## build 95
## minimax
module minimax(
   opt, move,
   grid, column_counts, player, sw, clk
);
input [83:0] grid;
input [20:0] column_counts;
input player;
input sw;
input clk;
output [6:0] opt;
output move;
reg [83:0] grid_copy;
reg [83:0] grid_copy_2;
reg aimoved;
reg opponentmoved;
reg [6:0] ai;
reg [6:0] opponent;
reg [2:0] index;
reg move_r;
assign move = move_r;
reg initial_score;
reg [6:0] count;  
reg [2:0] column;
reg [6:0] opt_r;
assign opt = opt_r;
wire [8:0] optscore;
reg [8:0] optscore_r;
assign optscore = optscore_r;
wire [8:0] score;
wire [8:0] curscore;
reg [8:0] curscore_r;
assign curscore = curscore_r;
score score_(
   .score (score),
   .grid (grid_copy_2), .ai (ai), .opponent (opponent), .clk (clk)
    );
always @(posedge clk)
begin
  if (player == 0 || !sw)
  begin
    count = 0;
    move_r = 0;
    optscore_r = 0;
    opt_r = 1;
	 curscore_r = 0;
  end
  else if (count == 105)
  begin
    if(curscore >= optscore && aimoved)
    begin
      opt_r = ai;
      optscore_r = curscore_r;
    end
    move_r = 1;
    count = (count + 1) % 128;
  end
  else if (count > 105)
  begin
    move_r = 0;
  end
  else if (count % 15 == 0)
  begin
    if(count == 0)
    begin
      optscore_r = 0;
    end
    else if(curscore >= optscore && aimoved)
    begin
      opt_r = ai;
      optscore_r = curscore_r;
    end
	 initial_score = 1;
    if(column_counts[(count / 15)*3 + 2-:3] < 6)
    begin
	   column = (count / 15) % 8;
      grid_copy = grid;
      grid_copy[13 - (count / 15)*2 + column_counts[(count / 15)*3 + 2-:3] * 14-:2] = 2'b10;
      aimoved = 1;
      ai = (13 - (count / 15)*2 + column_counts[(count / 15)*3 + 2-:3] * 14) % 128;
    end
    else
    begin
      grid_copy = grid;
      aimoved = 0;
      ai = 1;
		column = 0;
    end
    count = (count + 1) % 128;
  end
  else if ((count % 15) % 2 == 1)
  begin
    if(aimoved)
	   begin
      if(column_counts[(((count % 15) - 1)/2)* 3 +2-:3] < 6 && (((count % 15) - 1)/2) != column)
      begin
        grid_copy_2 = grid_copy;
        grid_copy_2[14 - (count % 15) + column_counts[(((count % 15) - 1)/2)* 3 + 2-:3] * 14-:2] = 2'b01;
  ...
==> flow/config.mk <==
export PLATFORM = sky130hd
export DESIGN_NAME = minimax
export DESIGN_NICKNAME = minimax
export VERILOG_FILES = /design/flow/design.v
export SDC_FILE = /design/flow/constraint.sdc
export NUM_CORES = 4
export LEC_CHECK = 0
export ABC_AREA = 1
export CAP_MARGIN = 20
export CELL_PAD_IN_SITES_DETAIL_PLACEMENT = 1
export CELL_PAD_IN_SITES_GLOBAL_PLACEMENT = 1
export CORE_ASPECT_RATIO = 1.13
export CORE_MARGIN = 2
export CORE_UTILIZATION = 15
export CTS_CLUSTER_DIAMETER = 205
export GPL_TIMING_DRIVEN = 0
export MIN_ROUTING_LAYER = met2
export PLACE_DENSITY_LB_ADDON = 0.14
export SETUP_SLACK_MARGIN = 2.27
export SLEW_MARGIN = 10
==> flow/constraint.sdc <==
create_clock -name core_clock -period 9.33 [get_ports {clk}]
set_input_delay 1.8660 -clock core_clock [delete_from_list [all_inputs] [get_ports {clk}]]
set_output_delay 1.8660 -clock core_clock [all_outputs]
set_load 0.01 [all_outputs]
run.sh (not shown) runs the stock make flow with config.mk's settings and CLKGATE_MAP_FILE=.
Build 95 had finished all stages when the layout checks came back failing, citing negative setup slack.
Relative to build 95, the following input files were edited for build 10:
- clearing MIN_ROUTING_LAYER, which used to be met2
- swapping 205 for 136 in CTS_CLUSTER_DIAMETER
- swapping 0 for 1 in GPL_TIMING_DRIVEN
- putting TNS_END_PERCENT at 5 where nothing was set
- swapping 1 for 0 in CELL_PAD_IN_SITES_DETAIL_PLACEMENT
- swapping 2.27 for -0.59 in SETUP_SLACK_MARGIN
- swapping 15 for 58 in CORE_UTILIZATION
- swapping 1 for 0 in ABC_AREA
- clearing PLACE_DENSITY_LB_ADDON, which used to be 0.14
- swapping 1 for 0 in CELL_PAD_IN_SITES_GLOBAL_PLACEMENT
- swapping 10 for 25 in SLEW_MARGIN
Nothing crashed in build 10 and all stages finished; the problem is that the final layout failed, the offending checks being negative setup slack. Routed wire length for build 10: about 28% down relative to build 95. Build 10 contains fewer vias than build 95. Build 95 consumes more power than build 10. Comparing build 95 with build 10, the total I/O pin count came out essentially unchanged. The lower chip area of build 95 and build 10 is in build 10. Between build 10 and build 95, it is build 10 whose share of the cycle needed by the critical path after routing is higher, by 2.8 points. In the tables for build 95 and build 10, gate count of the mapped netlist reads higher with build 95.
Inputs modified between build 10 and build 45:
- putting HOLD_SLACK_MARGIN at -0.09 where nothing was set
- swapping 136 for 346 in CTS_CLUSTER_DIAMETER
- clearing SETUP_SLACK_MARGIN, which used to be -0.59
- swapping 9.33 for 5.96 in the clock period (ns, I/O delays scaled along)
### Flow results
Reported for build 10 and build 45, area of the mapped netlist turned out identical to the last digit. In build 45, the fraction of standard cell area in multi-input logic came out 2.1 points below the value in build 10. Diff build 10 -> build 45 | power | increase of about 70%. Build 45 — biggest fanout along the worst timing path 16 lower, build 10 as reference. The runs compared here, build 10 and build 45, all ended either early or with open violations. From the logs: build 10 reached the end of the flow and failed the layout checks with negative setup slack. Count of nets after finishing in build 45 is 244 higher than in build 10. | worst-case setup margin in the final layout | build 45 vs build 10 | 3.41 ns lower |.
## Diff of input files: build 65 against build 45
- TNS_END_PERCENT no longer set, was 5
- CTS_CLUSTER_DIAMETER now 136, was 346
- CTS_CLUSTER_SIZE now 51, previously not set
- HOLD_SLACK_MARGIN now 0.28, was -0.09
- the clock period (ns, I/O delays scaled along) now 7.94, was 5.96
### Flow results
- As the logs show, build 65 stopped at 5_1_grt after a tool error, so it never reached the end of the flow.
- Build 45 -> build 65: number of gates resized after CTS increased by more than half
- As far as number of clock sinks goes, build 65 and build 45 are indistinguishable; the numbers are identical.
- Diff build 45..build 65 | average size of a mapped cell | unchanged
Power and IR drop assume default switching activity.
